==> flow/design.v (excerpt) <==
module top(
    input wire                  clk_i,           
    input wire                  rstn_i,          
    input wire                  start_i,         
    input wire signed   [31:0]  vector_x_i,      
    input wire signed   [31:0]  quant_w_i,       
    output wire                 done_o,          
    output wire signed  [31:0]  dout_o           
);
Size in the first run: about 6000 cells after synthesis, about 100 I/O pins, ~0.046 sq mm of cells after synthesis.
clock: 17.5 ns
lec_check: 0
abc_area: 1
cap_margin: 5
core_margin: 2
core_utilization: 72
cts_cluster_diameter: 258
hold_slack_margin: 0.29
place_density: 0.65
setup_slack_margin: -1.72
slew_margin: 20
tns_end_percent: 5
run.sh (not shown) runs the stock make flow with config.mk's settings and CLKGATE_MAP_FILE=.
The baseline reached the layout checks and failed them: negative setup slack.
Rerun with:
ABC_AREA = unset   (was 1)
CAP_MARGIN = 20   (was 5)
CTS_CLUSTER_DIAMETER = unset   (was 258)
HOLD_SLACK_MARGIN = unset   (was 0.29)
PLACE_DENSITY = unset   (was 0.65)
SETUP_SLACK_MARGIN = unset   (was -1.72)
TNS_END_PERCENT = unset   (was 5)
clock period = 10.3 ns   (was 17.5 ns; I/O delays follow)
Effect:
- With this change the flow finished with max-capacitance violations, max-slew violations, negative setup slack left
- clock skew grows by 0.0043 ns
- global-route usage went up by 10 points
- sequential share of layout area came out lower by 1.3 points
- cell count is lower by about 10%
- routed wire length came out higher by about 50%
- die area falls by about 1.7%

========
top again, from the RTL that the note above started with.
Design top, start of the top module:
module top(
    input wire                  clk_i,           
    input wire                  rstn_i,          
    input wire                  start_i,         
    input wire signed   [31:0]  vector_x_i,      
    input wire signed   [31:0]  quant_w_i,       
    output wire                 done_o,          
    output wire signed  [31:0]  dout_o           
);
==> flow/config.mk <==
export PLATFORM = sky130hd
export DESIGN_NAME = top
export DESIGN_NICKNAME = top
export VERILOG_FILES = /design/flow/design.v
export SDC_FILE = /design/flow/constraint.sdc
export NUM_CORES = 4
export LEC_CHECK = 0
export CAP_MARGIN = 20
export CORE_ASPECT_RATIO = 1.8
export CORE_MARGIN = 10
export CORE_UTILIZATION = 40
export GPL_ROUTABILITY_DRIVEN = 0
export GPL_TIMING_DRIVEN = 0
export MIN_ROUTING_LAYER = met2
export SLEW_MARGIN = 20
==> flow/constraint.sdc <==
create_clock -name core_clock -period 33.0 [get_ports {clk_i}]
set_input_delay 6.6000 -clock core_clock [delete_from_list [all_inputs] [get_ports {clk_i}]]
set_output_delay 6.6000 -clock core_clock [all_outputs]
set_load 0.01 [all_outputs]
==> next run, changes <==
CORE_ASPECT_RATIO = not set   (was 1.8)
CORE_MARGIN = 2   (was 10)
CORE_UTILIZATION = 8   (was 40)
GPL_ROUTABILITY_DRIVEN = not set   (was 0)
GPL_TIMING_DRIVEN = not set   (was 0)
MIN_ROUTING_LAYER = not set   (was met2)
clock period = 39.3 ns   (was 33.0 ns; I/O delays follow)
Effect:
- The new run produced a clean layout
- synthesized area stays the same
- count of clock-buffer cells in the layout goes up by 1
- non-clock buffer count goes down by 139
- global-route usage goes down by 26 points
- final cell count goes up by well over a third
- critical path depth goes down by 10
- die size goes up to 4.5 times its value
==> next run, changes <==
ABC_AREA = 1   (was not set)
CORE_UTILIZATION = 66   (was 8)
CTS_CLUSTER_DIAMETER = 256   (was not set)
clock period = 6.96 ns   (was 39.3 ns; I/O delays follow)
Result: The new run failed in 5_1_grt, error GRT-0232; die area fell by 87%; synthesized area rose by 1.8%; synthesized cell count rose by 22%.
==> next run, changes <==
ABC_AREA = not set   (was 1)
CORE_UTILIZATION = 65   (was 66)
CTS_CLUSTER_DIAMETER = not set   (was 256)
clock period = 27.1 ns   (was 6.96 ns; I/O delays follow)
=> With this change the flow passed the timing, design-rule and antenna checks; synthesized cell count shrinks by about 18%; synthesized area came out lower by 1.8%; die size stays flat.

========
Setup of cedar:
The RTL this note starts from:
==> flow/design.v <==
`timescale 1ns / 1ps
module xbip_dsp48_macro_0 (
    input wire                 CLK,
    input wire                 CE,
    input wire signed  [7:0]   A,
    input wire signed  [7:0]   B,
    input wire signed  [30:0]  C,
    output wire signed [31:0]  P
);
assign P = A * B + C;
endmodule
`timescale 1ns / 1ps
module MAC(
    input wire rstn_i,
    input wire clk_i,
    input wire dsp_enable_i,
    input wire dsp_valid_i,
    input wire signed [7:0] dsp_input_i,
    input wire signed [7:0] dsp_weight_i,
    output wire valid_o_d,
    output reg done_o,
    output wire signed [31:0] dsp_output_o
);
reg signed [30:0] partial_sum;     
reg signed [31:0] dsp_output;
wire signed [31:0] dsp_temp;
wire dsp_valid_o;
reg [1:0] dsp_valid_delay;
assign dsp_output_o = dsp_output;
assign dsp_valid_o = dsp_valid_delay[0];
assign valid_o_d = dsp_valid_delay[1];
always @(posedge clk_i or negedge rstn_i) begin
    if (!rstn_i) begin
        partial_sum <= 0;
    end else if (valid_o_d) begin
        partial_sum <= 0;
    end else begin
        partial_sum <= $signed ({dsp_temp[31],dsp_temp[29:0]});
    end 
end
always @(posedge clk_i or negedge rstn_i) begin
    if (!rstn_i) begin
        dsp_valid_delay <=0;
    end
    else begin
        dsp_valid_delay[0] <= dsp_valid_i;
        dsp_valid_delay[1] <= dsp_valid_delay[0];
    end
end
always @(posedge clk_i or negedge rstn_i) begin    
    if(!rstn_i) begin
        dsp_output <= 0;
        done_o <= 0;
    end
    else if (dsp_valid_o) begin
        dsp_output <= dsp_temp;
        done_o <= 1;
    end
    else begin
        dsp_output <=0;
        done_o <= 0;
    end
end 
xbip_dsp48_macro_0 DSP_for_MAC (
    .CLK(clk_i),              
    .CE(dsp_enable_i),        
    .A(dsp_input_i),          
    .B(dsp_weight_i),         
    .C(partial_sum),          
    .P(dsp_temp)              
);
endmodule
module Quantize
#(
    parameter WIDTH_INPUT       = 32, 
    parameter WIDTH_OUTPUT      = 8,
    parameter NUM_CALCULATE     = 8,
    parameter SCALIING_FACTOR   = 2408, 
    parameter QUANTIZE_BIT      = 8
)
(
    input wire                              clk_i,           
    input wire                              rstn_i,          
    input wire                              i_q_en,          
    input wire signed   [WIDTH_INPUT-1:0]   din_i,           
    output wire signed  [WIDTH_OUTPUT-1:0]  o_qout,          
    output wire                             o_qvalid,        
    output wire                             done_o           
);
    localparam LOCAL_COUNTER = $clog2(NUM_CALCULATE);  
    reg         [LOCAL_COUNTER-1:0] rCnt;                
    reg signed  [WIDTH_INPUT-1:0]   rScaled;             
    reg signed  [WIDTH_OUTPUT-1:0]  rClipped;            
    reg     rEn_delay;                                   
    reg     q_valid;                                     
    reg     q_done;                                      
    always @(posedge clk_i) begin
        if (!rstn_i) begin
            rEn_delay <= 0;                        
        end else begin
            rEn_delay <= i_q_en;                   
        end
    end
    always @(posedge clk_i or negedge rstn_i) begin
        if (!rstn_i) begin
            rScaled <= 0;                           
        end else if(din_i >= 0) begin
            rScaled <= (din_i + SCALIING_FACTOR / 2) / SCALIING_FACTOR;  
        end else begin
            rScaled <= (din_i - SCALIING_FACTOR / 2) / SCALIING_FACTOR;  
        end
    end
    always @(posedge clk_i) begin
        if (!rstn_i) begin
            q_valid <= 0;                          
            q_done  <= 0;                          
        end else if (rEn_delay) begin
            q_valid <= 1;                          
        end else if (rCnt == NUM_CALCULATE-2) begin
            q_done  <= 1;                           
        end else if (rCnt == NUM_CALCULATE-1) begin
            q_done  <= 0;                           
            q_valid <= 0;                          
        end
    end
    always @(posedge clk_i) begin
        if (!rstn_i) begin
            rCnt    <= 0;                              
        end else if(q_valid) begin
            rCnt <= rCnt + 1;                       
        end else begin
            rCnt <= 0;                              
        end
    end
    always @(posedge clk_i or negedge rstn_i) begin
        if (!rstn_i) begin
            rClipped <= 0;                          
        end else if (q_valid | rEn_delay) begin
            case(rScaled[QUANTIZE_BIT:QUANTIZE_BIT-1])
                2'b01:  begin
                    rClipped <= {(QUANTIZE_BIT-1){1'b1}};  
                end
                2'b10:  begin
                    rClipped <= {1'b1,{(QUANTIZE_BIT-1){1'b0}}};  
                end
                default:    begin
                    rClipped <= rScaled[QUANTIZE_BIT-1:0];  
                end
            endcase
        end else begin
            rClipped <= 0;                          
        end
    end    
    assign o_qvalid = q_valid;                     
    assign done_o   = q_done;                        
    assign o_qout   = rClipped;                      
endmodule
module Dequantize
#(
    parameter WIDTH_INPUT       = 32,
    parameter WIDTH_OUTPUT      = 32,
    parameter SCALIING_FACTOR_X = 2408,   
    parameter SCALIING_FACTOR_Y = 134,    
    parameter NUM_COUNTER_BIT   = 3,
    parameter NUM_CALCULATE     = 4
)
(
    input wire  clk_i,                               
    input wire  rstn_i,                              
    input wire signed   [WIDTH_INPUT-1:0]   din_i,   
    input wire  valid_i,                             
    output wire valid_o,                             
    output wire done_o,                              
    output wire signed  [WIDTH_OUTPUT-1:0]  dout_o   
);
    reg         [NUM_COUNTER_BIT-1:0]   rCnt;            
    reg signed  [WIDTH_OUTPUT-1:0]      rScaled;         
    reg         q_done;                                  
    reg [1:0]   valid_delay;                             
    always @(posedge clk_i or negedge rstn_i) begin
        if (!rstn_i) begin
            rScaled <= 0;
        end else begin
            rScaled <= din_i * SCALIING_FACTOR_X * SCALIING_FACTOR_Y; 
        end
    end
    always @(posedge clk_i or negedge rstn_i) begin
        if (!rstn_i) begin
            q_done <= 0;
        end else if (rCnt == NUM_CALCULATE-2) begin
            q_done <= 1;
        end else if (rCnt == NUM_CALCULATE-1) begin
            q_done <= 0;
        end
    end
    always @(posedge clk_i or negedge rstn_i) begin
        if (!rstn_i) begin
            rCnt <= 0;
        end else if (valid_o) begin
            rCnt <= rCnt + 1;
        end else begin
            rCnt <= 0;
        end
    end
    always @(posedge clk_i or negedge rstn_i) begin
        if (!rstn_i) begin
            valid_delay <= 0;
        end else begin
            valid_delay[0] <= valid_i;
            valid_delay[1] <= valid_delay[0];
        end
    end
    assign done_o = q_done;
    assign valid_o = valid_delay[1];
    assign dout_o = rScaled;
endmodule
module top(
    input wire                  clk_i,           
    input wire                  rstn_i,          
    input wire                  start_i,         
    input wire signed   [31:0]  vector_x_i,      
    input wire signed   [31:0]  quant_w_i,       
    output wire                 done_o,          
    output wire signed  [31:0]  dout_o           
);
wire quantize_done;                        
wire dequantize_done;                      
wire signed [7:0]   quantized_data;          
wire signed [31:0]  mac_out [3:0];           
reg signed  [31:0]  mac_o [3:0];             
wire valid;                                
wire mac_done;                             
wire [3:0] mac_done_w;                     
assign mac_done = mac_done_w[0];
reg q_valid;                               
reg [31:0] q_in;                           
Quantize #(
    .WIDTH_INPUT(32), 
    .WIDTH_OUTPUT(8),
    .NUM_CALCULATE(8),                     
    .SCALIING_FACTOR(2408),                
    .QUANTIZE_BIT(8) 
) quantize_inst (
    .clk_i(clk_i),                         
    .rstn_i(rstn_i),                       
    .i_q_en(start_i),                      
    .din_i(vector_x_i),                    
    .o_qout(quantized_data),               
    .o_qvalid(valid),                      
    .done_o(quantize_done)                 
);
genvar i;
generate 
    for (i = 0; i < 4; i = i + 1) begin : mac_gen
        MAC mymac(
            .clk_i(clk_i),                 
            .rstn_i(rstn_i),               
            .dsp_enable_i(valid),          
            .dsp_valid_i(quantize_done),   
            .dsp_input_i(quantized_data),  
            .dsp_weight_i(quant_w_i[32-1-8*i:32-8*(i+1)]),  
            .done_o(mac_done_w[i]),        
            .dsp_output_o(mac_out[i])      
        );
        always @(posedge clk_i or negedge rstn_i) begin
            if (!rstn_i) begin
                mac_o[i] <= 0;             
            end else if (mac_done) begin
                mac_o[i] <= mac_out[i];    
            end
        end
    end
endgenerate
Dequantize #(
    .WIDTH_INPUT(32),                      
    .WIDTH_OUTPUT(32), 
    .SCALIING_FACTOR_X(2408), 
    .SCALIING_FACTOR_Y(134),
    .NUM_COUNTER_BIT(3),                   
    .NUM_CALCULATE(4) 
) dequantize_inst (
    .clk_i(clk_i),                         
    .rstn_i(rstn_i),                       
    .din_i(q_in),                          
    .valid_i(q_valid),                     
    .done_o(dequantize_done),              
    .dout_o(dout_o)                        
);
reg [1:0] qCnt;                            
always @(posedge clk_i or negedge rstn_i) begin
    if (!rstn_i) begin
        qCnt <= 0;                         
    end else if (q_valid) begin
        qCnt <= qCnt + 1;                  
    end
end
always @(posedge clk_i or negedge rstn_i) begin
    if (!rstn_i) begin
        q_valid <= 0;                      
    end else if (mac_done) begin
        q_valid <= 1;                      
    end else if (qCnt == 3) begin
        q_valid <= 0;                      
    end
end
always @(posedge clk_i or negedge rstn_i) begin
    if (!rstn_i) begin
        q_in <= 0;                         
    end else if (q_valid) begin
        q_in <= mac_o[qCnt];               
    end else begin
        q_in <= 0;                         
    end
end
assign done_o = dequantize_done ? 1 : 0;   
endmodule
clock: 33.0 ns
lec_check: 0
cap_margin: 20
core_aspect_ratio: 1.8
core_margin: 2
core_utilization: 40
gpl_routability_driven: 0
slew_margin: 20
Input changes introduced in yarrow (baseline for comparison: cedar):
- TNS_END_PERCENT: unset -> 10
- CELL_PAD_IN_SITES_DETAIL_PLACEMENT: unset -> 0
- PLACE_DENSITY_LB_ADDON: unset -> 0.12
- SETUP_SLACK_MARGIN: unset -> 3.97
- CTS_CLUSTER_DIAMETER: unset -> 216
- CELL_PAD_IN_SITES_GLOBAL_PLACEMENT: unset -> 3
- SLEW_MARGIN: 20 -> 25
- CAP_MARGIN: 20 -> 30
- CORE_ASPECT_RATIO: 1.8 -> 0.93
--- outcome ---
No stage failed in yarrow, and the final checks on the layout all came back clean. Looking at clock buffer count in the final layout across cedar and yarrow, the one that comes out lower is cedar. Going from cedar to yarrow, the routed via count divided by cell count was found to have gone down by about 2.5%. yarrow ended up with clkdlybuf4s50_1 as its worst-path cell with the longest stage delay; cedar ended up with nor4_1. Maximum frequency (yarrow over cedar): increase, 12%. yarrow: global-route usage 0.38 points above cedar. Relative to cedar, wire length on met3 decreased by 890 um in yarrow. Final worst slack in yarrow vs cedar: up 3.28 ns. Looking at clock buffer count from CTS, yarrow sits above cedar. On required time of the critical path: between cedar and yarrow, it ends up higher for yarrow. Number of buffers added for setup after CTS is higher on yarrow. Number of buffers and inverters on the critical path was higher in yarrow than in cedar.
Edits applied to the flow inputs when going from yarrow to willow:
- removing GPL_ROUTABILITY_DRIVEN (formerly 0)
- changing SLEW_MARGIN from 25 to 20
- removing TNS_END_PERCENT (formerly 10)
- removing CTS_CLUSTER_DIAMETER (formerly 216)
- changing CAP_MARGIN from 30 to 5
- removing PLACE_DENSITY_LB_ADDON (formerly 0.12)
- removing CELL_PAD_IN_SITES_GLOBAL_PLACEMENT (formerly 3)
- removing SETUP_SLACK_MARGIN (formerly 3.97)
- removing CORE_ASPECT_RATIO (formerly 0.93)
- removing CELL_PAD_IN_SITES_DETAIL_PLACEMENT (formerly 0)
- changing CORE_UTILIZATION from 40 to 68
- changing the clock period (ns, I/O delays scaled along) from 33.0 to 13.4
### Flow results
yarrow finished every step from synthesis to the final layout, and the layout passed the timing, design-rule and antenna checks.
willow: complete, dirty (negative setup slack)
As far as distinct cell type count of the synthesized netlist goes, yarrow and willow are indistinguishable; the numbers are identical.
The run showing the smaller overall die width is willow.
Diff yarrow..willow | worst slack on hold paths | negligible
willow against yarrow: core utilization increased by 42 points relative to the old numbers; number of standard cells in the final layout excluding fillers went up by 110; wire length on met3 climbed 230%; post-route worst setup slack fell by 13.81 ns.
Routed wire in willow totals more than in yarrow.
Critical path's slowest cell = clkdlybuf4s50_1: yarrow; critical path's slowest cell = or4_4: willow

========
## red
RTL: the design.v shown in full above, as it stands there.
Settings: LEC_CHECK=0, ABC_AREA=1, CAP_MARGIN=20, CORE_MARGIN=2, CORE_UTILIZATION=72, MAX_ROUTING_LAYER=met4, PLACE_DENSITY_LB_ADDON=0.03, SETUP_SLACK_MARGIN=5.0, SLEW_MARGIN=20; clock period 20.7 ns.
red: it failed during global routing (5_1_grt), and the tool reported ODB-0269.
diff inputs: red => blue
Settings: SETUP_SLACK_MARGIN no longer set, was 5.0; PLACE_DENSITY_LB_ADDON no longer set, was 0.03; MAX_ROUTING_LAYER no longer set, was met4; CORE_UTILIZATION now 71, was 72; the clock period (ns, I/O delays scaled along) now 22.3, was 20.7.
Findings:
Re instance tally after logic synthesis: no difference whatsoever between red and blue.
Re worst-case clock buffer depth: no difference whatsoever between red and blue.
Delta (blue minus red): chip area in the Yosys report ~0 delta, die size +about 1.4%.
For red, the flow was terminated by a tool error in global routing (5_1_grt) and produced no final design.
blue: all stages complete, timing, DRC and antenna checks passed
